**flow/config.mk**
```make
export PLATFORM = sky130hd
export DESIGN_NAME = top_level
export DESIGN_NICKNAME = top_level
export VERILOG_FILES = /design/flow/design.v
export SDC_FILE = /design/flow/constraint.sdc
export NUM_CORES = 4
export LEC_CHECK = 0
export ABC_AREA = 1
export CAP_MARGIN = 20
export CORE_ASPECT_RATIO = 0.5
export CORE_MARGIN = 2
export CORE_UTILIZATION = 72
export CTS_CLUSTER_DIAMETER = 361
export MAX_ROUTING_LAYER = met5
export MIN_ROUTING_LAYER = met1
export PLACE_DENSITY = 0.65
export SLEW_MARGIN = 20
```
**flow/constraint.sdc**
```tcl
create_clock -name core_clock -period 11.1 [get_ports {clk}]
set_input_delay 2.2200 -clock core_clock [delete_from_list [all_inputs] [get_ports {clk}]]
set_output_delay 2.2200 -clock core_clock [all_outputs]
set_load 0.01 [all_outputs]
```
**flow/design.v**
```verilog
module top_level(f1,f2,p,in_1,in_2,out,clk,clk2);
input [7:0]in_1, in_2;
input clk;
input clk2;
input [15:0]p;   
input [15:0]f1,f2;  
output [15:0]out;
wire [15:0]a,b;
wire [15:0]r1,r2,r3,r4,r5;
convert inst_1(.float(a), .int8(in_1), .clk(clk));  
convert inst_2(.float(b), .int8(in_2), .clk(clk));
mult inst_3(.B(f1), .C(r1), .A(a), .clk(clk));   
mult inst_4(.B(f2), .C(r2), .A(b), .clk(clk));
main_adder inst_5 (.AA(r1), .BB(r2),.clk(clk), .R_add(r3)); 
mux inst_6(.in1(r4), .in2(p), .sel(clk2), .out(r5));  
main_adder inst_7 (.AA(r3), .BB(r5),.clk(clk), .R_add(r4));  
assign out=r4;
endmodule
module convert( float, int8,clk);
input clk;
output [15:0] float;
input [7:0] int8;
reg [4:0] exp;
reg [9:0] mantissa;
integer i;
always @(negedge clk)
begin
if(int8 != 8'b0) 
begin
for(i = 0; i < 8; i = i + 1)
    if(int8[i]) 
      exp = i;
      if(exp < 10)
      mantissa = int8 << (10 - exp);
      else
      mantissa = int8;
      exp = exp + 15;
 end
else begin
 mantissa=0;
exp=0;
    end
end
assign float = {1'b0, exp, mantissa};
endmodule
module mult(B,C, A, clk);
input  [15:0]A;
input clk;
input [15:0]B;
output reg    [15:0]C;
wire          [5:0]e;   
wire           [21:0]m;  
wire            [10:0]A_m;     
wire            [10:0]B_m;     
reg           [4:0]C_e;  
wire            C_sign;  
reg           [9:0]C_m;  
assign C_sign=(A[15]^B[15]); 
assign e[5:0]=(A[14:10]+B[14:10]-4'b1111); 
assign A_m[10:0]={1'b1, A[9:0]};
assign B_m[10:0]={1'b1, B[9:0]};
assign m[21:0]=(A_m[10:0])*(B_m[10:0]);   
always@(posedge clk)
begin
if (A==0)   
  begin
  C<=16'b0;
  end
else begin
    if (m[21]==1'b1) 
    begin
    C_m=m[20:11];
    C_e=e[4:0]+m[21];
    C<={C_sign,C_e[4:0],C_m[9:0]};
    end 
    else begin
    C_m=m[19:10];
    C_e=e[4:0]+m[21];
    C<={C_sign,C_e[4:0],C_m[9:0]};
    end
end
end
endmodule
module main_adder (AA, BB,clk, R_add);
input [15:0] AA, BB; 
input clk;             
output  [15:0] R_add;                
wire [14:0]temp_Sum_M_C; 
wire [13:0]temp_Sub_M_C, temp_lza_count_reg;
wire [15:0]temp_L, temp_S;
compare_adder inst_1  (.C_L(temp_L), .C_S(temp_S), .A(AA), .B(BB),.clk(clk));  
shift_adder inst_2    ( temp_sign, temp_Sum_M_C, temp_Sub_M_C, temp_lza_count_reg, temp_L, temp_S,clk);
adder inst_3          (R_add, temp_L, temp_S, temp_sign, temp_Sum_M_C, temp_Sub_M_C, temp_lza_count_reg,clk );
endmodule
module compare_adder (C_L, C_S, A, B,clk);
input [15:0] A, B;
input clk;
output reg[15:0] C_L, C_S;
always@ (posedge clk)
if (A[14:0]>=B[14:0])
 begin
C_L<=A[15:0]; C_S<=B[15:0];
 end
 else begin
C_L<=B[15:0]; C_S<=A[15:0];
 end
endmodule
module shift_adder ( sign, Sum_M_C, Sub_M_C, lza_count_reg,L, S,clk);
input [15:0] L, S;  
input clk;             
output reg sign;                       
reg [13:0] M_C_L, M_C_S;        
reg [13:0]M_C_Lnew, M_C_Snew;   
output  reg[14:0] Sum_M_C;             
output  reg[13:0] Sub_M_C;            
reg [13:0] Sub_M_CS;                     
output reg [13:0] lza_count_reg;                
reg [4:0] count; 
always@ (*)
begin
M_C_L[13:0]={1'b1, L[9:0], 3'b000};                      
M_C_S[13:0]={1'b1, S[9:0], 3'b000};
sign=L[15];                                              
M_C_Snew[13:0]=M_C_S[13:0]>>(L[14:10]-S[14:10]);         
M_C_Lnew[13:0]=M_C_L[13:0];                              
Sum_M_C[14:0]=M_C_Lnew[13:0]+ M_C_Snew[13:0];            
Sub_M_C[13:0]=M_C_Lnew[13:0]- M_C_Snew[13:0];            
begin 
lza_count_reg=14;                                            
for( count=0; count<14; count=count+1 ) 
if( Sub_M_C[ count ] ) 
lza_count_reg=13-count; 
end 
end
endmodule
module adder(R_add, L, S, sign, Sum_M_C, Sub_M_C,lza_count_reg,clk );
input clk;
input [15:0] L, S;               
input sign;                       
input [14:0] Sum_M_C;             
input [13:0] Sub_M_C;            
reg [13:0] Sub_M_CS;                     
input [13:0] lza_count_reg;                
output reg [15:0] R_add;                
always @(posedge clk)
begin
if (L==0 &  S==0)
  begin
  R_add<=16'b0;
  end
  else begin
if (L[15]^S[15]==0)            
 begin
R_add[15]<=sign;                      
R_add[14:10]<=L[14:10]+Sum_M_C[14];   
 if (Sum_M_C[14]==1)
 begin
 R_add[9:0]<=Sum_M_C[13:4];
 end 
 else begin
 R_add[9:0]<=Sum_M_C[12:3];             
 end
 end 
 else begin                         
R_add[15]<=sign;
R_add[14:10]<=L[14:10]-lza_count_reg;
Sub_M_CS[13:0]=(Sub_M_C[13:0]<<lza_count_reg);
R_add[9:0]<=Sub_M_CS[12:3];          
end
end
end
endmodule
module mux(in1, in2, sel, out);  
input [15:0]in1,in2;
input sel;
output reg [15:0]out;
 always @ (*)  
 begin : MUX        
   if (sel == 1'b0) begin
      out = in1;
   end else begin
       out = in2 ;
   end
end
endmodule  
```
**flow/run.sh**
```bash
#!/bin/bash
# the make line also repeats each setting of config.mk as NAME=value (left out here)
make -C /OpenROAD-flow-scripts/flow DESIGN_CONFIG=/design/flow/config.mk WORK_HOME=/design/flow/orfs CLKGATE_MAP_FILE= finish
```
==> results of run 1 <==
## timing repair
item                                    in CTS  in global routing
pin swaps                                   37                 54
endpoints found under the setup margin      19                 19
buffers inserted                            18                 10
gates resized                               55                 43
## layout make-up
cell class                 instances  area share (%)
antenna                            3         0.03331
clock buffer                      18           1.998
clock inverter                    44           1.321
inverter                         576           9.604
multi-input combinational       2002           63.62
sequential                       158           14.24
tap                              352           1.954
timing repair buffer             179           7.228
## per-stage QoR
step                      area (sq um)
final                            22540
after detailed placement         21270
after global placement           21270
after CTS                        22290
after floorplan                  20020
after global routing             22540
## metal layers
layer | global-route usage [%] | vias up
met5 | 0 | -
met1 | 48.42 | 9303
met3 | 10.53 | 427
li1 | - | 9177
met4 | 25.55 | 4
met2 | 67.20 | 1447
==> flow_metrics.env, run 1 <==
# yosys + openroad results
export IMPL_tool_warnings=91
export IMPL_comb_area_sq_um=14340
export IMPL_area_delta_synth_final_pct=14.45
export IMPL_so_violations="setup timing"
export IMPL_ant_nets=0
export IMPL_grt_pass1_vias=19650
export IMPL_pin_count=82
export IMPL_slew_viol_final=0
export IMPL_clk_pin_slew_worst_paths_ns=0.08
export IMPL_maxCapViolations=0
export IMPL_hold_start="inst_7.inst_1.C_L[15]"
export IMPL_syn_nets=3298
export IMPL_grt_pass1_wl_um=93620
export IMPL_yosysMostFrequentCell="nand2_1"
export IMPL_worstMarginPinSlew_ns=1.146
export IMPL_netlist_area_sq_um=19690
export IMPL_synth_cell_types=54
export IMPL_wl_um=62010
export IMPL_topRoutingLayerUsed="met5"
export IMPL_setup_viol=19
export IMPL_hold_class="register to register"
export IMPL_top_area_share_pct=16.88
export IMPL_rr_startpoint="inst_1.mantissa[2]"
export IMPL_place_gp_congestion=1.012
export IMPL_placedCellCount=3243
export IMPL_crit_buf_inv=7
export IMPL_fp_util_pct=73.91
export IMPL_cp_num_cells=33
export IMPL_wl_per_cell_um=18.61
export IMPL_grt_total_usage_pct=40.88
export IMPL_first_pass_iters=9
export IMPL_dr_wl_met2_um=28160
export IMPL_simple_gate_area_share_pct=24.42
export IMPL_dr_first_iter_drc_count=2536
export IMPL_crit_family="adder cells"
export IMPL_slowest_stage="fa_1"
export IMPL_relSlewSlack_pct=23.37
export IMPL_yosysCellCount=2841
export IMPL_seq_area_frac_synth_pct=16.06
export IMPL_drc=0
export IMPL_ys_sh_adder_pct=31.17
export IMPL_fillers=1547
export IMPL_regArea_sq_um=3211
export IMPL_reg2regPathDepth=33
export IMPL_htreeDepth=4
export IMPL_numCtsBuffers=17
export IMPL_die_area_sq_um=28770
export IMPL_grt_max_degree=65
export IMPL_top_cells_by_area="fa_1, dfxtp_1, ha_1"
export IMPL_critPathCapture="inst_3.C[14]"
export IMPL_die_w_um=237.9
export IMPL_drt_met1_wl_um=22810
export IMPL_synthArstFlopShare_pct=0
export IMPL_overflow=0
export IMPL_ys_flops=158
export IMPL_root_buffer="clkbuf_16"
export IMPL_cts_tree="built"
export IMPL_grt_antenna_before_repair=5
export IMPL_status="finished with violations"
export IMPL_core_sq_um=26640
export IMPL_dr_wl_met3_um=6785
export IMPL_top_area_cell="fa_1"
export IMPL_numPortBuffers=81
export IMPL_holdBufCountCts=0
export IMPL_ff2ff_setup_slack_ns=-1.29
export IMPL_avgSynthCellArea_sq_um=6.932
export IMPL_fin_skew_ns=0.06273
export IMPL_viasPerCell=6.110
export IMPL_rows=42
export IMPL_syn_inst=2841
export IMPL_synthXorXnorAreaFrac_pct=3.177
export IMPL_synth_edff_count=0
export IMPL_nets=3421
export IMPL_holdWs_ns=0.3814
export IMPL_cp_data_arrival_time_ns=12.74
export IMPL_fin_util_pct=84.60
export IMPL_clkLatencyLatePin_ns=0.52
export IMPL_holdPathStages=0
export IMPL_rsz0062_at_grt="yes"
export IMPL_synthMuxAreaShare_pct=0.8260
export IMPL_endpoint_kind="register"
export IMPL_cts_sinks=158
export IMPL_yosys_area_share_aoi_pct=11.08
export IMPL_crit_reg2reg_capture="inst_3.C[14]"
export IMPL_crit_path_frequent_cell="inv_2"
export IMPL_synthTopLogicFamily="adder cells"
export IMPL_ys_area_sq_um=19690
export IMPL_dp_hpwl_um=42470
export IMPL_pre_cts_ws_ns=-0.8839
export IMPL_finalHoldViolations=0
export IMPL_setup_tns_ns=-10.50
export IMPL_yosysWarnings=7
export IMPL_holdPathEnd="inst_7.inst_3.R_add[15]"
export IMPL_ff_type="dfxtp_1"
export IMPL_clockBufferDepth=2
export IMPL_cp_startpoint="inst_1.mantissa[2]"
export IMPL_worstPathRequired_ns=11.45
export IMPL_vias=20360
export IMPL_common_cells="nand2_1, inv_1, ha_1"
export IMPL_crit_fanout=3
export IMPL_cp_start_kind="register"
export IMPL_critPathKind="register to register"
export IMPL_fin_cells=3332
export IMPL_max_stage_delay_ns=0.58
export IMPL_fp_dieH_um=120.9
export IMPL_setup_ws_ns=-1.292
==> inputs of run 2 (changes only) <==
Settings changed: CORE_ASPECT_RATIO 0.5 to unset, CTS_CLUSTER_DIAMETER 361 to unset, CTS_CLUSTER_SIZE set to 96, MAX_ROUTING_LAYER met5 to unset, MIN_ROUTING_LAYER met1 to unset, PLACE_DENSITY 0.65 to unset, TNS_END_PERCENT set to 5.
Clock period 11.1 ns to 9.03 ns, I/O delays scaled along.
==> run 2 against run 1 <==
- still fails the layout checks on setup timing
- design area grew 1.5%
- clock skew grew 0.0097 ns
- worst hold slack lost 0.010 ns
- critical path depth is the same
- first-iteration DRC count grew 20%
- setup slack lost 1.2 ns
- register-to-register slack lost 1.2 ns
- critical path type unchanged
- die size shrank 0.28%
- sequential cell count is the same
==> flow_metrics.env, run 2 <==
# yosys + openroad results
export IMPL_synthXorXnorAreaFrac_pct=3.177
export IMPL_top_area_share_pct=16.88
export IMPL_ff2ff_setup_slack_ns=-2.47
export IMPL_fillers=1457
export IMPL_holdPathEnd="inst_7.inst_3.R_add[15]"
export IMPL_dr_first_iter_drc_count=3043
export IMPL_ys_flops=158
export IMPL_drc=0
export IMPL_synth_edff_count=0
export IMPL_placedCellCount=3282
export IMPL_critPathCapture="inst_3.C[14]"
export IMPL_clk_pin_slew_worst_paths_ns=0.08
export IMPL_maxCapViolations=0
export IMPL_cp_start_kind="register"
export IMPL_dp_hpwl_um=44580
export IMPL_ys_sh_adder_pct=31.17
export IMPL_yosysCellCount=2841
export IMPL_first_pass_iters=10
export IMPL_rows=60
export IMPL_ys_area_sq_um=19690
export IMPL_clkLatencyLatePin_ns=0.52
export IMPL_ant_nets=0
export IMPL_syn_nets=3298
export IMPL_slowest_stage="fa_1"
export IMPL_numCtsBuffers=17
export IMPL_use_met1_pct=49.77
export IMPL_synthMuxAreaShare_pct=0.8260
export IMPL_regArea_sq_um=3196
export IMPL_crit_buf_inv=6
export IMPL_core_sq_um=26880
export IMPL_yosys_area_share_aoi_pct=11.08
export IMPL_seq_area_frac_synth_pct=16.06
export IMPL_yosysWarnings=7
export IMPL_root_buffer="clkbuf_16"
export IMPL_rsz0062_at_grt="yes"
export IMPL_synthTopLogicFamily="adder cells"
export IMPL_cp_startpoint="inst_1.mantissa[5]"
export IMPL_netlist_area_sq_um=19690
export IMPL_reg2regPathDepth=33
export IMPL_endpoint_kind="register"
export IMPL_grt_total_usage_pct=45.43
export IMPL_yosysMostFrequentCell="nand2_1"
export IMPL_setup_viol=30
export IMPL_nets=3480
export IMPL_clockBufferDepth=2
export IMPL_status="finished with violations"
export IMPL_cp_data_arrival_time_ns=11.89
export IMPL_synth_cell_types=54
export IMPL_antennaDiodeCount=0
export IMPL_comb_area_sq_um=14280
export IMPL_common_cells="nand2_1, inv_1, ha_1"
export IMPL_overflow=0
export IMPL_design_area_sq_um=22880
export IMPL_numPortBuffers=81
export IMPL_fin_skew_ns=0.07240
export IMPL_slew_viol_final=0
export IMPL_area_delta_synth_final_pct=16.16
export IMPL_ff_type="dfxtp_1"
export IMPL_holdBufCountCts=0
export IMPL_tool_warnings=88
export IMPL_wl_um=69530
export IMPL_die_area_sq_um=28690
export IMPL_grt_busiest_layer="met2"
export IMPL_fp_dieH_um=169.4
export IMPL_grt_pass1_vias=21200
export IMPL_setup_ws_ns=-2.471
export IMPL_cts_tree="built"
export IMPL_crit_path_frequent_cell="fa_1"
export IMPL_crit_reg2reg_capture="inst_3.C[14]"
export IMPL_synthArstFlopShare_pct=0
export IMPL_vias=21600
export IMPL_crit_fanout=5
export IMPL_cp_num_cells=33
export IMPL_die_w_um=169.4
export IMPL_hold_start="inst_7.inst_1.C_L[15]"
export IMPL_post_dp_cell_area_sq_um=21540
export IMPL_holdPathStages=0
export IMPL_finalHoldViolations=0
export IMPL_fin_cells=3377
export IMPL_setup_tns_ns=-46.84
export IMPL_grt_antenna_before_repair=0
export IMPL_grt_pass1_wl_um=103300
export IMPL_hold_class="register to register"
export IMPL_fp_util_pct=73.27
export IMPL_htreeDepth=4
export IMPL_simple_gate_area_share_pct=24.42
export IMPL_rr_startpoint="inst_1.mantissa[5]"
export IMPL_so_violations="setup timing"
export IMPL_met2_usage_pct=76.88
export IMPL_grt_max_degree=65
export IMPL_critPathKind="register to register"
export IMPL_pin_count=82
export IMPL_syn_inst=2841
export IMPL_wl_per_cell_um=20.59
export IMPL_viasPerCell=6.395
export IMPL_crit_family="adder cells"
export IMPL_worstPathRequired_ns=9.42
export IMPL_cts_sinks=158
export IMPL_top_cells_by_area="fa_1, dfxtp_1, ha_1"
export IMPL_top_area_cell="fa_1"
export IMPL_relSlewSlack_pct=29.22
export IMPL_avgSynthCellArea_sq_um=6.932
export IMPL_place_gp_congestion=0.9958
export IMPL_pre_cts_ws_ns=-2.085
export IMPL_max_stage_delay_ns=0.57
export IMPL_gr_usage_met3_pct=11.15
export IMPL_worstMarginPinSlew_ns=1.052
==> run 2: per-stage QoR <==
step           util [%]  hold slack (ns)
3_3_place_gp      80.15           0.3554
3_5_place_dp      80.15           0.3587
4_1_cts           84.53           0.3687
2_1_floorplan         -           0.4242
6_report          85.12           0.3709
5_1_grt           85.12           0.3809
==> run 2: cell type report <==
| type | count | area share, % |
|---|---|---|
| multi-input combinational | 2002 | 62.44 |
| sequential | 158 | 13.97 |
| inverter | 576 | 9.506 |
| timing repair buffer | 238 | 9.085 |
| tap | 341 | 1.865 |
| clock buffer | 17 | 1.860 |
| clock inverter | 45 | 1.274 |
==> run 2: repair_timing <==
item | in CTS | in global routing
setup endpoints to repair | 30 | 30
setup buffers | 28 | 5
pin swaps | 42 | 20
gates resized | 70 | 21
gates cloned | 0 | 0
==> run 2: routing by layer <==
| layer | vias to the layer above | part of all wire, % |
|---|---|---|
| met3 | 702 | 12 |
| met1 | 9681 | 33 |
| met4 | 0 | 10 |
| li1 | 9303 | - |
| met5 | - | 0 |
| met2 | 1910 | 45 |
==> inputs of run 3 (changes only) <==
Settings changed: CTS_CLUSTER_DIAMETER set to 225, CTS_CLUSTER_SIZE 96 to 31, PLACE_DENSITY_LB_ADDON set to 0.28, TNS_END_PERCENT 5 to unset.
Clock period 9.03 ns to 8.26 ns, I/O delays scaled along.
==> run 3 against run 2 <==
- synthesized area unchanged
- the run now fails in global routing
- die size unchanged
- synthesized cell count unchanged
==> flow_metrics.env, run 3 <==
# implementation run metrics
export IMPL_fp_dieH_um=169.4
export IMPL_placedCellCount=3288
export IMPL_holdBufCountCts=0
export IMPL_die_area_sq_um=28690
export IMPL_synthXorXnorAreaFrac_pct=3.177
export IMPL_pre_cts_ws_ns=-2.392
export IMPL_top_cells_by_area="fa_1, dfxtp_1, ha_1"
export IMPL_syn_inst=2841
export IMPL_netlist_area_sq_um=19690
export IMPL_syn_nets=3298
export IMPL_status="stopped before the end"
export IMPL_place_gp_congestion=0.9578
export IMPL_yosysMostFrequentCell="nand2_1"
export IMPL_yosysCellCount=2841
export IMPL_yosys_area_share_aoi_pct=11.08
export IMPL_common_cells="nand2_1, inv_1, ha_1"
export IMPL_rows=60
export IMPL_pin_count=82
export IMPL_synthMuxAreaShare_pct=0.8260
export IMPL_ys_flops=158
export IMPL_avgSynthCellArea_sq_um=6.932
export IMPL_ff_type="dfxtp_1"
export IMPL_cts_sinks=158
export IMPL_simple_gate_area_share_pct=24.42
export IMPL_dp_hpwl_um=46410
export IMPL_die_w_um=169.4
export IMPL_root_buffer="clkbuf_16"
export IMPL_clockBufferDepth=2
export IMPL_synth_cell_types=54
export IMPL_ys_area_sq_um=19690
export IMPL_grt_total_usage_pct=72.69
export IMPL_haltStage="global routing"
export IMPL_overflow=25
export IMPL_stop_error="[ERROR GRT-0232] Routing congestion too high. Check the congestion heatmap in the GUI."
export IMPL_synth_edff_count=0
export IMPL_numCtsBuffers=17
export IMPL_ys_sh_adder_pct=31.17
export IMPL_fp_util_pct=73.27
export IMPL_post_dp_cell_area_sq_um=21690
export IMPL_synthArstFlopShare_pct=0
export IMPL_top_area_share_pct=16.88
export IMPL_core_sq_um=26880
export IMPL_htreeDepth=4
export IMPL_synthTopLogicFamily="adder cells"
export IMPL_seq_area_frac_synth_pct=16.06
export IMPL_top_area_cell="fa_1"
export IMPL_numPortBuffers=81
export IMPL_yosysWarnings=7
[run 3: through the flow]
| stage | hold WS (ns) | setup TNS [ns] |
|---|---|---|
| 3_3_place_gp | 0.3790 | -39.97 |
| 3_5_place_dp | 0.3973 | -48.06 |
| 2_1_floorplan | 0.4242 | -31.10 |
| 4_1_cts | 0.3980 | -42.05 |
[run 3: repair_timing]
action                                  CTS
resized                                  73
endpoints found under the setup margin   30
cloned                                    1
buffers inserted                         34
pin swaps                                57
[run 3: routing by layer]
layer,GRT usage [%],overflow
met5,28.70,0
met3,57.72,0
met2,90.13,11
met1,71.90,0
met4,71.39,14
==> inputs of run 4 (changes only) <==
Settings changed: CORE_ASPECT_RATIO set to 0.88, CTS_CLUSTER_DIAMETER 225 to 339, CTS_CLUSTER_SIZE 31 to 36, MAX_ROUTING_LAYER set to met5, MIN_ROUTING_LAYER set to met1, PLACE_DENSITY set to 0.67, PLACE_DENSITY_LB_ADDON 0.28 to unset.
Clock period 8.26 ns to 10.6 ns, I/O delays scaled along.
==> run 4 against run 3 <==
- now fails the layout checks on setup timing
- synthesized cell count stayed put
- die size hardly changed
- synthesized area stayed put
==> flow_metrics.env, run 4 <==
# yosys + openroad results
export IMPL_hold_start="inst_7.inst_1.C_L[15]"
export IMPL_slew_viol_final=0
export IMPL_synthTopLogicFamily="adder cells"
export IMPL_synth_cell_types=54
export IMPL_endpoint_kind="register"
export IMPL_rsz0062_at_grt="yes"
export IMPL_ff_type="dfxtp_1"
export IMPL_drc=0
export IMPL_crit_reg2reg_capture="inst_3.C[14]"
export IMPL_finalHoldViolations=0
export IMPL_top_area_cell="fa_1"
export IMPL_ys_area_sq_um=19690
export IMPL_yosysCellCount=2841
export IMPL_grt_antenna_before_repair=0
export IMPL_worstPathRequired_ns=10.98
export IMPL_cp_num_cells=30
export IMPL_clk_pin_slew_worst_paths_ns=0.07
export IMPL_antennaDiodeCount=0
export IMPL_regArea_sq_um=3209
export IMPL_design_area_sq_um=22710
export IMPL_wl_per_cell_um=17.94
export IMPL_yosysMostFrequentCell="nand2_1"
export IMPL_yosysWarnings=7
export IMPL_synthXorXnorAreaFrac_pct=3.177
export IMPL_synthArstFlopShare_pct=0
export IMPL_cp_startpoint="inst_1.mantissa[5]"
export IMPL_holdPathEnd="inst_7.inst_3.R_add[15]"
export IMPL_cts_tree="built"
export IMPL_fillers=1532
export IMPL_relSlewSlack_pct=33.42
export IMPL_slowest_stage="fa_1"
export IMPL_area_delta_synth_final_pct=15.30
export IMPL_wl_um=59960
export IMPL_post_dp_cell_area_sq_um=21290
export IMPL_seq_area_frac_synth_pct=16.06
export IMPL_pre_cts_ws_ns=-0.9930
export IMPL_numCtsBuffers=17
export IMPL_ant_nets=0
export IMPL_ys_sh_adder_pct=31.17
export IMPL_crit_buf_inv=5
export IMPL_common_cells="nand2_1, inv_1, ha_1"
export IMPL_pin_count=82
export IMPL_first_pass_iters=9
export IMPL_crit_path_frequent_cell="fa_1"
export IMPL_dp_hpwl_um=42470
export IMPL_synth_edff_count=0
export IMPL_cts_sinks=158
export IMPL_fin_util_pct=84.83
export IMPL_die_w_um=180.3
export IMPL_overflow=0
export IMPL_place_gp_congestion=0.9648
export IMPL_hold_class="register to register"
export IMPL_max_stage_delay_ns=0.59
export IMPL_grt_total_usage_pct=39.77
export IMPL_dr_first_iter_drc_count=2320
export IMPL_die_area_sq_um=28690
export IMPL_maxCapViolations=0
export IMPL_worstMarginPinSlew_ns=0.9959
export IMPL_numPortBuffers=81
export IMPL_fp_util_pct=73.57
export IMPL_core_sq_um=26770
export IMPL_yosys_area_share_aoi_pct=11.08
export IMPL_cp_start_kind="register"
export IMPL_nets=3439
export IMPL_grt_max_degree=65
export IMPL_comb_area_sq_um=14350
export IMPL_htreeDepth=4
export IMPL_setup_ws_ns=-1.076
export IMPL_vias=20150
export IMPL_rr_startpoint="inst_1.mantissa[5]"
export IMPL_clkLatencyLatePin_ns=0.49
export IMPL_holdPathStages=0
export IMPL_fp_dieH_um=159.1
export IMPL_placedCellCount=3245
export IMPL_fin_skew_ns=0.05763
export IMPL_grt_pass1_vias=20010
export IMPL_fin_cells=3343
export IMPL_netlist_area_sq_um=19690
export IMPL_crit_family="adder cells"
export IMPL_holdBufCountCts=0
export IMPL_status="finished with violations"
export IMPL_tool_warnings=88
export IMPL_so_violations="setup timing"
export IMPL_syn_nets=3298
export IMPL_critPathCapture="inst_3.C[14]"
export IMPL_simple_gate_area_share_pct=24.42
export IMPL_ys_flops=158
export IMPL_ff2ff_setup_slack_ns=-1.08
export IMPL_root_buffer="clkbuf_16"
export IMPL_syn_inst=2841
export IMPL_viasPerCell=6.029
export IMPL_grt_pass1_wl_um=94200
export IMPL_reg2regPathDepth=30
export IMPL_avgSynthCellArea_sq_um=6.932
export IMPL_clockBufferDepth=2
export IMPL_critPathKind="register to register"
export IMPL_cp_data_arrival_time_ns=12.05
export IMPL_top_cells_by_area="fa_1, dfxtp_1, ha_1"
export IMPL_top_area_share_pct=16.88
export IMPL_crit_fanout=7
export IMPL_rows=56
export IMPL_synthMuxAreaShare_pct=0.8260
export IMPL_setup_viol=19
[run 4: repair_timing]
action	CTS	global route
pin swaps	27	30
resized	48	60
setup endpoints to repair	19	30
cloned	1	1
setup buffers	30	13
[run 4: routing by layer]
metal / global-route usage, % / part of all wire (%) / vias to the layer above
met3: 6.953 / 9.8 / 340
met1: 49.02 / 37 / 9242
met4: 19.24 / 5.8 / 0
met2: 67.64 / 47 / 1346
met5: 0 / 0 / -
li1: - / - / 9226
[run 4: through the flow]
step                setup TNS, ns  hold WS [ns]
detailed placement         -7.880        0.3625
finish                     -9.620        0.3748
floorplan                  -3.168        0.4242
CTS                        -6.237        0.3728
global placement           -5.067        0.3608
global route               -14.57        0.3874
[run 4: area by class of cell]
class	instances	area share [%]
multi-input combinational	2002	63.18
sequential	158	14.13
inverter	576	9.588
timing repair buffer	197	8.018
tap	348	1.918
clock buffer	18	1.890
clock inverter	44	1.267
==> inputs of run 5 (changes only) <==
Settings changed: CELL_PAD_IN_SITES_DETAIL_PLACEMENT set to 1, CELL_PAD_IN_SITES_GLOBAL_PLACEMENT set to 3, CORE_ASPECT_RATIO 0.88 to 1.81, CORE_MARGIN 2 to 9, CORE_UTILIZATION 72 to 68, CTS_CLUSTER_DIAMETER 339 to 96, CTS_CLUSTER_SIZE 36 to 28, GPL_TIMING_DRIVEN set to 0, PLACE_DENSITY 0.67 to unset, PLACE_DENSITY_LB_ADDON set to 0.1.
Clock period 10.6 ns to 11.0 ns, I/O delays scaled along.
==> run 5 against run 4 <==
- the run now fails in global placement without I/O
- synthesized area stayed put
- die size is 24% higher
- synthesized cell count stayed put
==> flow_metrics.env, run 5 <==
# implementation run metrics
export IMPL_status="stopped before the end"
export IMPL_haltStage="global placement without I/O"
export IMPL_stop_error="[ERROR FLW-0024] Place density exceeds 1.0 (current PLACE_DENSITY_LB_ADDON =  0.1). Please check if the value of  PLACE_DENSITY_LB_ADDON is between 0 and 0.99."
export IMPL_core_sq_um=28450
export IMPL_yosysWarnings=7
export IMPL_ys_area_sq_um=19690
export IMPL_ys_flops=158
export IMPL_avgSynthCellArea_sq_um=6.932
export IMPL_netlist_area_sq_um=19690
export IMPL_rows=83
export IMPL_synthXorXnorAreaFrac_pct=3.177
export IMPL_syn_inst=2841
export IMPL_fp_dieH_um=246.9
export IMPL_syn_nets=3298
export IMPL_top_cells_by_area="fa_1, dfxtp_1, ha_1"
export IMPL_ys_sh_adder_pct=31.17
export IMPL_yosys_area_share_aoi_pct=11.08
export IMPL_ff_type="dfxtp_1"
export IMPL_top_area_cell="fa_1"
export IMPL_synthMuxAreaShare_pct=0.8260
export IMPL_synthTopLogicFamily="adder cells"
export IMPL_yosysMostFrequentCell="nand2_1"
export IMPL_fp_util_pct=69.21
export IMPL_common_cells="nand2_1, inv_1, ha_1"
export IMPL_synth_edff_count=0
export IMPL_yosysCellCount=2841
export IMPL_synthArstFlopShare_pct=0
export IMPL_seq_area_frac_synth_pct=16.06
export IMPL_simple_gate_area_share_pct=24.42
export IMPL_top_area_share_pct=16.88
export IMPL_die_w_um=144.5
export IMPL_synth_cell_types=54
export IMPL_die_area_sq_um=35680
==> inputs of run 6 (changes only) <==
Settings changed: CELL_PAD_IN_SITES_DETAIL_PLACEMENT 1 to unset, CELL_PAD_IN_SITES_GLOBAL_PLACEMENT 3 to unset, CORE_ASPECT_RATIO 1.81 to 0.88, CORE_MARGIN 9 to 2, CORE_UTILIZATION 68 to 72, CTS_CLUSTER_DIAMETER 96 to 202, CTS_CLUSTER_SIZE 28 to 36, GPL_TIMING_DRIVEN 0 to unset, PLACE_DENSITY_LB_ADDON 0.1 to 0.27, SETUP_SLACK_MARGIN set to 1.55.
Clock period 11.0 ns to 11.4 ns, I/O delays scaled along.
==> run 6 against run 5 <==
- the run fails in global routing
- die size shrank 20%
- synthesized area did not move
- synthesized cell count stayed put
==> flow_metrics.env, run 6 <==
# implementation run metrics
export IMPL_status="stopped before the end"
export IMPL_haltStage="global routing"
export IMPL_yosys_area_share_aoi_pct=11.08
export IMPL_yosysCellCount=2841
export IMPL_synthMuxAreaShare_pct=0.8260
export IMPL_fp_dieH_um=159.1
export IMPL_avgSynthCellArea_sq_um=6.932
export IMPL_die_area_sq_um=28690
export IMPL_ff_type="dfxtp_1"
export IMPL_top_area_cell="fa_1"
export IMPL_syn_inst=2841
export IMPL_core_sq_um=26770
export IMPL_seq_area_frac_synth_pct=16.06
export IMPL_ys_flops=158
export IMPL_pin_count=82
export IMPL_place_gp_congestion=0.9707
export IMPL_synthTopLogicFamily="adder cells"
export IMPL_fp_util_pct=73.57
export IMPL_simple_gate_area_share_pct=24.42
export IMPL_synthArstFlopShare_pct=0
export IMPL_synthXorXnorAreaFrac_pct=3.177
export IMPL_placedCellCount=3233
export IMPL_common_cells="nand2_1, inv_1, ha_1"
export IMPL_rows=56
export IMPL_root_buffer="clkbuf_16"
export IMPL_netlist_area_sq_um=19690
export IMPL_cts_sinks=158
export IMPL_die_w_um=180.3
export IMPL_clockBufferDepth=2
export IMPL_numCtsBuffers=17
export IMPL_top_cells_by_area="fa_1, dfxtp_1, ha_1"
export IMPL_ys_area_sq_um=19690
export IMPL_synth_cell_types=54
export IMPL_yosysMostFrequentCell="nand2_1"
export IMPL_syn_nets=3298
export IMPL_dp_hpwl_um=43480
export IMPL_numPortBuffers=81
export IMPL_ys_sh_adder_pct=31.17
export IMPL_htreeDepth=4
export IMPL_top_area_share_pct=16.88
export IMPL_synth_edff_count=0
export IMPL_yosysWarnings=7
-- run 6: timing repair --
action | 4_1_cts
pin swaps | 68
resized | 138
endpoints found under the setup margin | 40
hold endpoints to repair | 0
hold buffers | 0
cloned | 3
buffers inserted | 38
-- run 6: through the flow --
step	util, %	setup WS, ns	instance area [sq um]
2_1_floorplan	-	-0.3557	20060
4_1_cts	85.03	-0.4255	22760
3_5_place_dp	79.40	-0.6056	21250
3_3_place_gp	79.40	-0.4292	21250
==> inputs of run 7 (changes only) <==
Settings changed: CORE_ASPECT_RATIO 0.88 to unset, CORE_UTILIZATION 72 to 64, CTS_CLUSTER_DIAMETER 202 to unset, CTS_CLUSTER_SIZE 36 to 96, MAX_ROUTING_LAYER met5 to unset, MIN_ROUTING_LAYER met1 to unset, PLACE_DENSITY_LB_ADDON 0.27 to unset, SETUP_SLACK_MARGIN 1.55 to unset.
Clock period 11.4 ns to 11.2 ns, I/O delays scaled along.
==> run 7 against run 6 <==
- the layout now fails its checks (setup timing)
- synthesized cell count did not move
- synthesized area is the same
- die size up 12%
==> flow_metrics.env, run 7 <==
# yosys + openroad results
export IMPL_status="finished with violations"
export IMPL_so_violations="setup timing"
export IMPL_synthXorXnorAreaFrac_pct=3.177
export IMPL_yosys_area_share_aoi_pct=11.08
export IMPL_reg2regPathDepth=33
export IMPL_common_cells="nand2_1, inv_1, ha_1"
export IMPL_syn_inst=2841
export IMPL_comb_area_sq_um=14300
export IMPL_critPathKind="register to register"
export IMPL_synthTopLogicFamily="adder cells"
export IMPL_dp_hpwl_um=40860
export IMPL_hold_class="register to register"
export IMPL_cp_startpoint="inst_1.mantissa[7]"
export IMPL_relSlewSlack_pct=31.80
export IMPL_post_dp_cell_area_sq_um=21310
export IMPL_drt_met1_wl_um=21270
export IMPL_rsz0062_at_grt="yes"
export IMPL_holdBufCountCts=0
export IMPL_dr_wl_met2_um=24950
export IMPL_fin_util_pct=73.85
export IMPL_critPathCapture="inst_3.C[14]"
export IMPL_cp_start_kind="register"
export IMPL_rows=64
export IMPL_netlist_area_sq_um=19690
export IMPL_numPortBuffers=81
export IMPL_overflow=0
export IMPL_grt_pass1_wl_um=85600
export IMPL_area_delta_synth_final_pct=14.11
export IMPL_nets=3415
export IMPL_grt_antenna_before_repair=0
export IMPL_setup_ws_ns=-0.5411
export IMPL_cp_data_arrival_time_ns=12.10
export IMPL_seq_area_frac_synth_pct=16.06
export IMPL_first_pass_iters=6
export IMPL_wl_per_cell_um=14.93
export IMPL_holdPathEnd="inst_7.inst_3.R_add[15]"
export IMPL_cp_num_cells=33
export IMPL_top_cells_by_area="fa_1, dfxtp_1, ha_1"
export IMPL_crit_family="adder cells"
export IMPL_cts_tree="built"
export IMPL_synthArstFlopShare_pct=0
export IMPL_root_buffer="clkbuf_16"
export IMPL_dr_wl_met3_um=2585
export IMPL_cts_sinks=158
export IMPL_crit_fanout=5
export IMPL_finalHoldViolations=0
export IMPL_vias=18530
export IMPL_clk_pin_slew_worst_paths_ns=0.07
export IMPL_yosysWarnings=7
export IMPL_yosysMostFrequentCell="nand2_1"
export IMPL_numCtsBuffers=17
export IMPL_ys_sh_adder_pct=31.17
export IMPL_syn_nets=3298
export IMPL_tool_warnings=88
export IMPL_fillers=2503
export IMPL_ff_type="dfxtp_1"
export IMPL_rr_startpoint="inst_1.mantissa[7]"
export IMPL_wl_um=50280
export IMPL_dr_first_iter_drc_count=1405
export IMPL_die_w_um=179.4
export IMPL_grt_total_usage_pct=31.71
export IMPL_fp_dieH_um=179.4
export IMPL_pin_count=82
export IMPL_clkLatencyLatePin_ns=0.47
export IMPL_design_area_sq_um=22470
export IMPL_crit_reg2reg_capture="inst_3.C[14]"
export IMPL_synthMuxAreaShare_pct=0.8260
export IMPL_crit_buf_inv=6
export IMPL_synth_cell_types=54
export IMPL_ys_area_sq_um=19690
export IMPL_die_area_sq_um=32190
export IMPL_crit_path_frequent_cell="fa_1"
export IMPL_yosysCellCount=2841
export IMPL_worstPathRequired_ns=11.56
export IMPL_core_sq_um=30430
export IMPL_slew_viol_final=0
export IMPL_max_stage_delay_ns=0.57
export IMPL_drc=0
export IMPL_ant_nets=0
export IMPL_place_gp_congestion=0.9419
export IMPL_ff2ff_setup_slack_ns=-0.54
export IMPL_fp_util_pct=64.72
export IMPL_fin_skew_ns=0.04210
export IMPL_regArea_sq_um=3204
export IMPL_antennaDiodeCount=0
export IMPL_avgSynthCellArea_sq_um=6.932
export IMPL_simple_gate_area_share_pct=24.42
export IMPL_slowest_stage="fa_1"
export IMPL_ys_flops=158
export IMPL_setup_viol=5
export IMPL_synth_edff_count=0
export IMPL_topRoutingLayerUsed="met4"
export IMPL_holdPathStages=0
export IMPL_viasPerCell=5.504
export IMPL_endpoint_kind="register"
export IMPL_maxCapViolations=0
export IMPL_worstMarginPinSlew_ns=1.020
export IMPL_grt_max_degree=65
export IMPL_top_area_share_pct=16.88
export IMPL_grt_pass1_vias=18410
export IMPL_clockBufferDepth=2
export IMPL_top_area_cell="fa_1"
export IMPL_htreeDepth=4
export IMPL_hold_start="inst_7.inst_1.C_L[15]"
-- run 7: area by class of cell --
type | instances | area share (%)
multi-input combinational | 2002 | 63.62
inverter | 576 | 9.638
clock buffer | 18 | 1.954
timing repair inverter | 1 | 0.03341
sequential | 158 | 14.26
tap | 396 | 2.205
clock inverter | 44 | 1.320
timing repair buffer | 172 | 6.971
-- run 7: repair_timing --
| action | CTS | global route |
|---|---|---|
| setup endpoints to repair | 19 | 18 |
| setup buffers | 13 | 5 |
| resized | 42 | 40 |
| pin swaps | 45 | 22 |
| cloned | 0 | 1 |
-- run 7: per-layer routing --
metal	vias to the layer above	global-route usage, %
li1	9169	-
met1	8672	40.50
met2	576	55.79
met3	114	3.525
met4	0	10.99
met5	-	0
-- run 7: per-stage QoR --
stage	setup TNS [ns]	hold slack [ns]	std cells	worst slack, ns
6_report	-1.520	0.3728	3367	-0.5411
5_1_grt	-4.138	0.3843	3367	-0.9013
4_1_cts	-1.655	0.3752	3360	-0.4634
3_5_place_dp	-6.125	0.3668	3288	-0.9468
3_3_place_gp	-3.386	0.3639	3288	-0.7323
2_1_floorplan	-1.233	0.4242	2841	-0.4557
==> inputs of run 8 (changes only) <==
Settings changed: CORE_ASPECT_RATIO set to 0.5, CORE_MARGIN 2 to 9, CORE_UTILIZATION 64 to 58, CTS_CLUSTER_DIAMETER set to 329, CTS_CLUSTER_SIZE 96 to 100, MAX_ROUTING_LAYER set to met5, MIN_ROUTING_LAYER set to met1, PLACE_DENSITY_LB_ADDON set to 0.0, SETUP_SLACK_MARGIN set to -1.91, TNS_END_PERCENT set to 5.
Clock period 11.2 ns to 20.0 ns, I/O delays scaled along.
==> run 8 against run 7 <==
- now clean on timing, DRC and antenna
- register-to-register slack gained 3.0 ns
- clock-buffer cell count did not move
- setup slack better by 3.0 ns
- synthesized cell count unchanged
- design area decreased by 4.7%
- utilization is 9.5 points lower
- die size grew 28%
- global-route usage down 7.7 points
- worst hold slack better by 0.0016 ns
- highest routed layer unchanged
==> flow_metrics.env, run 8 <==
# yosys + openroad results
export IMPL_viasPerCell=5.330
export IMPL_holdWs_ns=0.3744
export IMPL_grt_max_degree=65
export IMPL_synthArstFlopShare_pct=0
export IMPL_top_area_share_pct=16.88
export IMPL_synthMuxAreaShare_pct=0.8260
export IMPL_place_gp_congestion=0.9625
export IMPL_fp_dieH_um=148.3
export IMPL_rr_startpoint="inst_1.mantissa[7]"
export IMPL_die_w_um=278.6
export IMPL_setup_tns_ns=0
export IMPL_fp_util_pct=59.16
export IMPL_holdPathStages=0
export IMPL_syn_nets=3298
export IMPL_simple_gate_area_share_pct=24.42
export IMPL_core_sq_um=33280
export IMPL_ys_area_sq_um=19690
export IMPL_ys_flops=158
export IMPL_slowest_stage="xnor2_1"
export IMPL_holdBufCountCts=0
export IMPL_vias=17710
export IMPL_top_area_cell="fa_1"
export IMPL_relSlewSlack_pct=35.98
export IMPL_grt_total_usage_pct=24.01
export IMPL_critPathKind="register to register"
export IMPL_max_stage_delay_ns=0.62
export IMPL_cp_data_arrival_time_ns=17.88
export IMPL_holdPathEnd="inst_7.inst_3.R_add[15]"
export IMPL_finalHoldViolations=0
export IMPL_ff_type="dfxtp_1"
export IMPL_ys_sh_adder_pct=31.17
export IMPL_numCtsBuffers=17
export IMPL_setup_viol=0
export IMPL_synth_cell_types=54
export IMPL_cts_tree="built"
export IMPL_grt_pass1_wl_um=82370
export IMPL_rows=47
export IMPL_hold_start="inst_7.inst_1.C_L[15]"
export IMPL_tool_warnings=83
export IMPL_area_delta_synth_final_pct=8.711
export IMPL_pin_count=82
export IMPL_hold_class="register to register"
export IMPL_critPathCapture="inst_3.C[14]"
export IMPL_dr_first_iter_drc_count=1055
export IMPL_ff2ff_setup_slack_ns=2.51
export IMPL_worstPathRequired_ns=20.39
export IMPL_grt_antenna_before_repair=0
export IMPL_drt_met1_wl_um=22280
export IMPL_synth_edff_count=0
export IMPL_numPortBuffers=81
export IMPL_yosys_area_share_aoi_pct=11.08
export IMPL_wl_per_cell_um=14.65
export IMPL_clockBufferDepth=2
export IMPL_slew_viol_final=0
export IMPL_antennaDiodeCount=0
export IMPL_top_cells_by_area="fa_1, dfxtp_1, ha_1"
export IMPL_root_buffer="clkbuf_16"
export IMPL_status="complete, no violations"
export IMPL_drc=0
export IMPL_synthTopLogicFamily="adder cells"
export IMPL_avgSynthCellArea_sq_um=6.932
export IMPL_grt_pass1_vias=17220
export IMPL_crit_family="adder cells"
export IMPL_maxCapViolations=0
export IMPL_first_pass_iters=5
export IMPL_htreeDepth=4
export IMPL_syn_inst=2841
export IMPL_ant_nets=0
export IMPL_common_cells="nand2_1, inv_1, ha_1"
export IMPL_endpoint_kind="register"
export IMPL_worstMarginPinSlew_ns=0.9534
export IMPL_yosysCellCount=2841
export IMPL_dr_wl_met2_um=22910
export IMPL_crit_buf_inv=6
export IMPL_reg2regPathDepth=33
export IMPL_fin_skew_ns=0.03769
export IMPL_dp_hpwl_um=40880
export IMPL_die_area_sq_um=41310
export IMPL_overflow=0
export IMPL_yosysWarnings=7
export IMPL_wl_um=48670
export IMPL_topRoutingLayerUsed="met4"
export IMPL_dr_wl_met3_um=2247
export IMPL_yosysMostFrequentCell="nand2_1"
export IMPL_seq_area_frac_synth_pct=16.06
export IMPL_cts_resized=0
export IMPL_rsz0062_at_grt="no"
export IMPL_synthXorXnorAreaFrac_pct=3.177
export IMPL_crit_reg2reg_capture="inst_3.C[14]"
export IMPL_clk_pin_slew_worst_paths_ns=0.08
export IMPL_cts_sinks=158
export IMPL_clkLatencyLatePin_ns=0.48
export IMPL_post_cts_setup_buffer_count=0
export IMPL_cp_start_kind="register"
export IMPL_cp_num_cells=33
export IMPL_cp_startpoint="inst_1.mantissa[7]"
export IMPL_netlist_area_sq_um=19690
export IMPL_crit_fanout=13
export IMPL_nets=3326
## run 8: metrics by stage
stage | instance area [sq um] | utilization, % | worst slack (ns) | instances
2_1_floorplan | 19690 | - | 3.420 | 2841
3_3_place_gp | 20650 | 62.04 | 2.703 | 3261
3_5_place_dp | 20650 | 62.04 | 2.565 | 3261
4_1_cts | 21380 | 64.22 | 2.532 | 3322
5_1_grt | 21410 | 64.32 | 1.863 | 3323
6_report | 21410 | 64.32 | 2.507 | 3323
## run 8: routing by layer
layer,global-route usage [%],up-vias
li1,-,8974
met1,30.40,8203
met2,41.85,456
met3,3.722,78
met4,7.444,0
met5,0,-
## run 8: final cells by class
class / count / area [sq um]
timing repair buffer: 84 / 853.3
tap: 441 / 551.8
sequential: 158 / 3163
clock inverter: 44 / 280.3
inverter: 576 / 2162
fill: 3125 / 11880
multi-input combinational: 2002 / 13950
clock buffer: 18 / 450.4
==> inputs of run 9 (changes only) <==
Settings changed: ABC_AREA 1 to unset, CELL_PAD_IN_SITES_DETAIL_PLACEMENT set to 0, CELL_PAD_IN_SITES_GLOBAL_PLACEMENT set to 1, CORE_ASPECT_RATIO 0.5 to unset, CORE_MARGIN 9 to 4, CORE_UTILIZATION 58 to 31, CTS_CLUSTER_DIAMETER 329 to unset, CTS_CLUSTER_SIZE 100 to 91, GPL_ROUTABILITY_DRIVEN set to 1, MAX_ROUTING_LAYER met5 to met4, MIN_ROUTING_LAYER met1 to unset, PLACE_DENSITY_LB_ADDON 0.0 to 0.22, SETUP_SLACK_MARGIN -1.91 to 3.94, TNS_END_PERCENT 5 to 25.
Clock period 20.0 ns to 16.9 ns, I/O delays scaled along.
==> run 9 against run 8 <==
- still clean on timing, DRC and antenna
- worst hold slack better by 0.088 ns
- first-iteration DRC count down 0.66%
- critical path type unchanged
==> flow_metrics.env, run 9 <==
# yosys + openroad results
export IMPL_status="complete, no violations"
export IMPL_simple_gate_area_share_pct=18.83
export IMPL_drc=0
export IMPL_grt_antenna_before_repair=0
export IMPL_crit_path_frequent_cell="fa_1"
export IMPL_ff_type="dfxtp_1"
export IMPL_crit_reg2reg_capture="inst_3.C[14]"
export IMPL_rows=94
export IMPL_ys_area_sq_um=20640
export IMPL_critPathCapture="inst_3.C[14]"
export IMPL_top_area_cell="fa_1"
export IMPL_slew_viol_final=0
export IMPL_hold_start="inst_7.inst_1.C_L[15]"
export IMPL_ys_flops=158
export IMPL_design_area_sq_um=24130
export IMPL_cp_start_kind="register"
export IMPL_pin_count=82
export IMPL_holdPathStages=0
export IMPL_nets=3102
export IMPL_setup_ws_ns=2.024
export IMPL_crit_buf_inv=4
export IMPL_yosysWarnings=7
export IMPL_setup_viol=0
export IMPL_synthXorXnorAreaFrac_pct=3.764
export IMPL_pre_cts_ws_ns=1.380
export IMPL_fp_dieH_um=266.0
export IMPL_grt_total_usage_pct=17.42
export IMPL_numCtsBuffers=17
export IMPL_crit_fanout=8
export IMPL_core_sq_um=65860
export IMPL_synthArstFlopShare_pct=0
export IMPL_avgSynthCellArea_sq_um=8.153
export IMPL_wl_um=60520
export IMPL_ff2ff_setup_slack_ns=2.02
export IMPL_area_delta_synth_final_pct=16.88
export IMPL_critPathKind="register to register"
export IMPL_synthTopLogicFamily="adder cells"
export IMPL_fin_skew_ns=0.04005
export IMPL_cp_num_cells=27
export IMPL_clk_pin_slew_worst_paths_ns=0.06
export IMPL_dp_hpwl_um=48430
export IMPL_setup_tns_ns=0
export IMPL_place_gp_congestion=0.8499
export IMPL_relSlewSlack_pct=33.37
export IMPL_dr_first_iter_drc_count=1048
export IMPL_cp_data_arrival_time_ns=15.19
export IMPL_grt_max_degree=64
export IMPL_worstMarginPinSlew_ns=0.9923
export IMPL_yosysMostFrequentCell="inv_1"
export IMPL_fp_util_pct=31.34
export IMPL_vias=17960
export IMPL_syn_inst=2532
export IMPL_hold_class="register to register"
export IMPL_endpoint_kind="register"
export IMPL_die_area_sq_um=70780
export IMPL_crit_family="adder cells"
export IMPL_netlist_area_sq_um=20640
export IMPL_worstPathRequired_ns=17.21
export IMPL_clkLatencyLatePin_ns=0.48
export IMPL_synth_cell_types=110
export IMPL_cp_startpoint="inst_1.mantissa[2]"
export IMPL_seq_area_frac_synth_pct=15.32
export IMPL_finalHoldViolations=0
export IMPL_root_buffer="clkbuf_16"
export IMPL_top_cells_by_area="fa_1, dfxtp_1, ha_1"
export IMPL_rsz0062_at_grt="yes"
export IMPL_synthMuxAreaShare_pct=5.983
export IMPL_grt_pass1_wl_um=97540
export IMPL_antennaDiodeCount=0
export IMPL_clockBufferDepth=2
export IMPL_max_stage_delay_ns=0.50
export IMPL_holdPathEnd="inst_7.inst_3.R_add[15]"
export IMPL_slowest_stage="fa_1"
export IMPL_top_area_share_pct=16.10
export IMPL_rr_startpoint="inst_1.mantissa[2]"
export IMPL_reg2regPathDepth=27
export IMPL_post_dp_cell_area_sq_um=22350
export IMPL_yosys_area_share_aoi_pct=17.84
export IMPL_synth_edff_count=0
export IMPL_cts_sinks=158
export IMPL_syn_nets=2990
export IMPL_numPortBuffers=81
export IMPL_yosysCellCount=2532
export IMPL_overflow=0
export IMPL_first_pass_iters=9
export IMPL_viasPerCell=5.100
export IMPL_wl_per_cell_um=17.19
export IMPL_maxCapViolations=0
export IMPL_tool_warnings=87
export IMPL_ant_nets=0
export IMPL_cts_tree="built"
export IMPL_htreeDepth=4
export IMPL_die_w_um=266.0
export IMPL_common_cells="inv_1, nand2_1, ha_1"
export IMPL_ys_sh_adder_pct=29.80
export IMPL_grt_pass1_vias=18130
## run 9: what timing repair did
action	4_1_cts	5_1_grt
setup endpoints to repair	60	60
pin swaps	34	33
hold buffers	0	0
setup buffers	59	22
resized	82	70
endpoints found under the hold margin	0	0
## run 9: cell type report
cell class | count | area (sq um)
Fill cell | 6823 | 41740
Multi-Input combinational cell | 1920 | 16240
Sequential cell | 158 | 3236
Timing Repair Buffer | 174 | 1587
Inverter | 343 | 1300
Tap cell | 864 | 1081
Clock buffer | 20 | 456.7
Clock inverter | 42 | 231.5
## run 9: metrics by stage
| step | hold slack (ns) | instances | utilization, % |
|---|---|---|---|
| floorplan | 0.4257 | 2532 | - |
| global placement | 0.4473 | 3379 | 33.94 |
| detailed placement | 0.4408 | 3379 | 33.94 |
| CTS | 0.4538 | 3499 | 36.01 |
| global route | 0.4658 | 3521 | 36.63 |
| finish | 0.4619 | 3521 | 36.63 |
## run 9: metal layers
layer  vias up  part of all wire (%)  GRT usage (%)
met3        77                   4.0          2.161
met4         0                   1.6          3.593
met2       405                    48          29.03
li1       8848                     -              -
met5         -                     0              -
met1      8628                    47          22.91
==> inputs of run 10 (changes only) <==
Settings changed: ABC_AREA set to 1, CELL_PAD_IN_SITES_DETAIL_PLACEMENT 0 to unset, CELL_PAD_IN_SITES_GLOBAL_PLACEMENT 1 to unset, CORE_ASPECT_RATIO set to 0.88, CORE_MARGIN 4 to 2, CORE_UTILIZATION 31 to 72, CTS_CLUSTER_DIAMETER set to 339, CTS_CLUSTER_SIZE 91 to 36, GPL_ROUTABILITY_DRIVEN 1 to unset, MAX_ROUTING_LAYER met4 to met5, MIN_ROUTING_LAYER set to met1, PLACE_DENSITY set to 0.67, PLACE_DENSITY_LB_ADDON 0.22 to unset, SETUP_SLACK_MARGIN 3.94 to 2.3, TNS_END_PERCENT 25 to 35.
Clock period 16.9 ns to 7.7 ns, I/O delays scaled along.
==> run 10 against run 9 <==
- the flow now stops in global routing
- die size fell by 59%
- synthesized area down 4.6%
- synthesized cell count grew 12%
==> flow_metrics.env, run 10 <==
# implementation run metrics
export IMPL_top_area_share_pct=16.88
export IMPL_ff_type="dfxtp_1"
export IMPL_syn_inst=2841
export IMPL_die_area_sq_um=28690
export IMPL_rows=56
export IMPL_ys_flops=158
export IMPL_status="stopped before the end"
export IMPL_synth_edff_count=0
export IMPL_yosysWarnings=7
export IMPL_synthMuxAreaShare_pct=0.8260
export IMPL_fp_util_pct=73.57
export IMPL_ys_area_sq_um=19690
export IMPL_haltStage="global routing"
export IMPL_yosysCellCount=2841
export IMPL_netlist_area_sq_um=19690
export IMPL_synthTopLogicFamily="adder cells"
export IMPL_yosys_area_share_aoi_pct=11.08
export IMPL_place_gp_congestion=0.9754
export IMPL_overflow=157
export IMPL_synthArstFlopShare_pct=0
export IMPL_stop_error="[ERROR GRT-0232] Routing congestion too high. Check the congestion heatmap in the GUI."
export IMPL_simple_gate_area_share_pct=24.42
export IMPL_numCtsBuffers=17
export IMPL_holdBufCountCts=0
export IMPL_dp_hpwl_um=46290
export IMPL_common_cells="nand2_1, inv_1, ha_1"
export IMPL_htreeDepth=4
export IMPL_pin_count=82
export IMPL_grt_total_usage_pct=81.21
export IMPL_fp_dieH_um=159.1
export IMPL_root_buffer="clkbuf_16"
export IMPL_yosysMostFrequentCell="nand2_1"
export IMPL_clockBufferDepth=2
export IMPL_seq_area_frac_synth_pct=16.06
export IMPL_syn_nets=3298
export IMPL_numPortBuffers=81
export IMPL_cts_sinks=158
export IMPL_core_sq_um=26770
export IMPL_synthXorXnorAreaFrac_pct=3.177
export IMPL_pre_cts_ws_ns=-2.512
export IMPL_ys_sh_adder_pct=31.17
export IMPL_avgSynthCellArea_sq_um=6.932
export IMPL_top_cells_by_area="fa_1, dfxtp_1, ha_1"
export IMPL_top_area_cell="fa_1"
export IMPL_synth_cell_types=54
export IMPL_die_w_um=180.3
## run 10: what timing repair did
item                       4_1_cts
pin swaps                      120
buffers inserted                37
resized                        352
setup endpoints to repair       91
cloned                           1
## run 10: routing by layer
metal / overflow / track usage, %
met1: 6 / 79.61
met5: 1 / 44.67
met2: 64 / 94.19
met3: 8 / 70.29
met4: 78 / 83.32
## run 10: through the flow
stage	cell area, sq um	std cells	hold slack (ns)	util [%]
CTS	24020	3436	0.3797	89.73
floorplan	20040	2841	0.4242	-
detailed placement	22020	3337	0.3689	82.26
global placement	22020	3337	0.3585	82.26
==> inputs of run 11 (changes only) <==
Settings changed: CORE_ASPECT_RATIO 0.88 to 1.2, CORE_MARGIN 2 to 7, CORE_UTILIZATION 72 to 40, CTS_CLUSTER_DIAMETER 339 to unset, CTS_CLUSTER_SIZE 36 to unset, HOLD_SLACK_MARGIN set to 0.04, MAX_ROUTING_LAYER met5 to met4, MIN_ROUTING_LAYER met1 to unset, PLACE_DENSITY 0.67 to unset, SETUP_SLACK_MARGIN 2.3 to unset, SLEW_MARGIN 20 to 25, TNS_END_PERCENT 35 to 75.
Clock period 7.7 ns to 17.6 ns, I/O delays scaled along.
==> run 11 against run 10 <==
- the run now finishes clean
- die size is 94% higher
- synthesized cell count stayed put
- synthesized area stayed put
==> flow_metrics.env, run 11 <==
# yosys + openroad results
export IMPL_root_buffer="clkbuf_16"
export IMPL_top_area_cell="fa_1"
export IMPL_area_delta_synth_final_pct=10.05
export IMPL_first_pass_iters=6
export IMPL_cp_num_cells=33
export IMPL_grt_max_degree=65
export IMPL_cts_resized=0
export IMPL_fp_util_pct=40.74
export IMPL_nets=3327
export IMPL_grt_antenna_before_repair=0
export IMPL_holdPathStages=0
export IMPL_hold_start="inst_7.inst_1.C_L[15]"
export IMPL_ys_flops=158
export IMPL_worstPathRequired_ns=17.99
export IMPL_placedCellCount=3452
export IMPL_grt_total_usage_pct=19.36
export IMPL_yosys_area_share_aoi_pct=11.08
export IMPL_cts_sinks=158
export IMPL_fin_cells=3513
export IMPL_fin_skew_ns=0.04235
export IMPL_die_w_um=216.6
export IMPL_synthTopLogicFamily="adder cells"
export IMPL_dp_hpwl_um=43860
export IMPL_overflow=0
export IMPL_place_gp_congestion=0.9669
export IMPL_ff_type="dfxtp_1"
export IMPL_common_cells="nand2_1, inv_1, ha_1"
export IMPL_ys_area_sq_um=19690
export IMPL_pin_count=82
export IMPL_numPortBuffers=81
export IMPL_clockBufferDepth=2
export IMPL_status="complete, no violations"
export IMPL_reg2regPathDepth=33
export IMPL_setup_tns_ns=0
export IMPL_ff2ff_setup_slack_ns=1.31
export IMPL_synthMuxAreaShare_pct=0.8260
export IMPL_grt_pass1_vias=18090
export IMPL_dr_first_iter_drc_count=993
export IMPL_relSlewSlack_pct=34.14
export IMPL_netlist_area_sq_um=19690
export IMPL_holdBufCountCts=0
export IMPL_ant_nets=0
export IMPL_syn_inst=2841
export IMPL_viasPerCell=5.111
export IMPL_yosysCellCount=2841
export IMPL_dr_wl_met3_um=1462
export IMPL_htreeDepth=4
export IMPL_synthXorXnorAreaFrac_pct=3.177
export IMPL_crit_family="adder cells"
export IMPL_yosysWarnings=7
export IMPL_antennaDiodeCount=0
export IMPL_hold_class="register to register"
export IMPL_fp_dieH_um=257.1
export IMPL_cts_tree="built"
export IMPL_rr_startpoint="inst_1.mantissa[7]"
export IMPL_cp_data_arrival_time_ns=16.67
export IMPL_dr_wl_met2_um=27540
export IMPL_clk_pin_slew_worst_paths_ns=0.08
export IMPL_numCtsBuffers=17
export IMPL_crit_reg2reg_capture="inst_3.C[14]"
export IMPL_grt_pass1_wl_um=87320
export IMPL_post_cts_setup_buffer_count=0
export IMPL_die_area_sq_um=55670
export IMPL_core_sq_um=48340
export IMPL_drt_met1_wl_um=21600
export IMPL_endpoint_kind="register"
export IMPL_cp_start_kind="register"
export IMPL_wl_um=52570
export IMPL_vias=17950
export IMPL_slowest_stage="xnor2_1"
export IMPL_maxCapViolations=0
export IMPL_rows=88
export IMPL_top_area_share_pct=16.88
export IMPL_yosysMostFrequentCell="nand2_1"
export IMPL_fillers=5013
export IMPL_max_stage_delay_ns=0.66
export IMPL_critPathKind="register to register"
export IMPL_rsz0062_at_grt="no"
export IMPL_topRoutingLayerUsed="met4"
export IMPL_setup_viol=0
export IMPL_worstMarginPinSlew_ns=0.9849
export IMPL_holdPathEnd="inst_7.inst_3.R_add[15]"
export IMPL_top_cells_by_area="fa_1, dfxtp_1, ha_1"
export IMPL_wl_per_cell_um=14.96
export IMPL_drc=0
export IMPL_synth_edff_count=0
export IMPL_cp_startpoint="inst_1.mantissa[7]"
export IMPL_seq_area_frac_synth_pct=16.06
export IMPL_simple_gate_area_share_pct=24.42
export IMPL_finalHoldViolations=0
export IMPL_synth_cell_types=54
export IMPL_avgSynthCellArea_sq_um=6.932
export IMPL_tool_warnings=83
export IMPL_synthArstFlopShare_pct=0
export IMPL_crit_fanout=13
export IMPL_critPathCapture="inst_3.C[14]"
export IMPL_ys_sh_adder_pct=31.17
export IMPL_slew_viol_final=0
export IMPL_crit_buf_inv=6
export IMPL_syn_nets=3298
export IMPL_clkLatencyLatePin_ns=0.49
## run 11: metrics by stage
stage | setup slack (ns) | hold slack, ns | cell area (sq um) | util, %
floorplan | 2.220 | 0.4242 | 19690 | -
global placement | 1.499 | 0.3554 | 20900 | 43.24
detailed placement | 1.336 | 0.3633 | 20900 | 43.24
CTS | 1.310 | 0.3741 | 21660 | 44.82
global route | 0.6230 | 0.3838 | 21670 | 44.83
finish | 1.314 | 0.3729 | 21670 | 44.83
## run 11: cell type report
| class | count | area (sq um) | area share (%) |
|---|---|---|---|
| clock buffer | 17 | 425.4 | 1.963 |
| tap | 630 | 788.3 | 3.637 |
| sequential | 158 | 3163 | 14.60 |
| timing repair buffer | 85 | 840.8 | 3.880 |
| multi-input combinational | 2002 | 13950 | 64.37 |
| inverter | 576 | 2162 | 9.977 |
| clock inverter | 45 | 341.6 | 1.576 |
## run 11: per-layer routing
layer / track usage (%) / vias up
met1: 21.00 / 8440
met2: 35.80 / 390
met4: 7.598 / 0
met5: - / -
met3: 2.195 / 131
li1: - / 8993
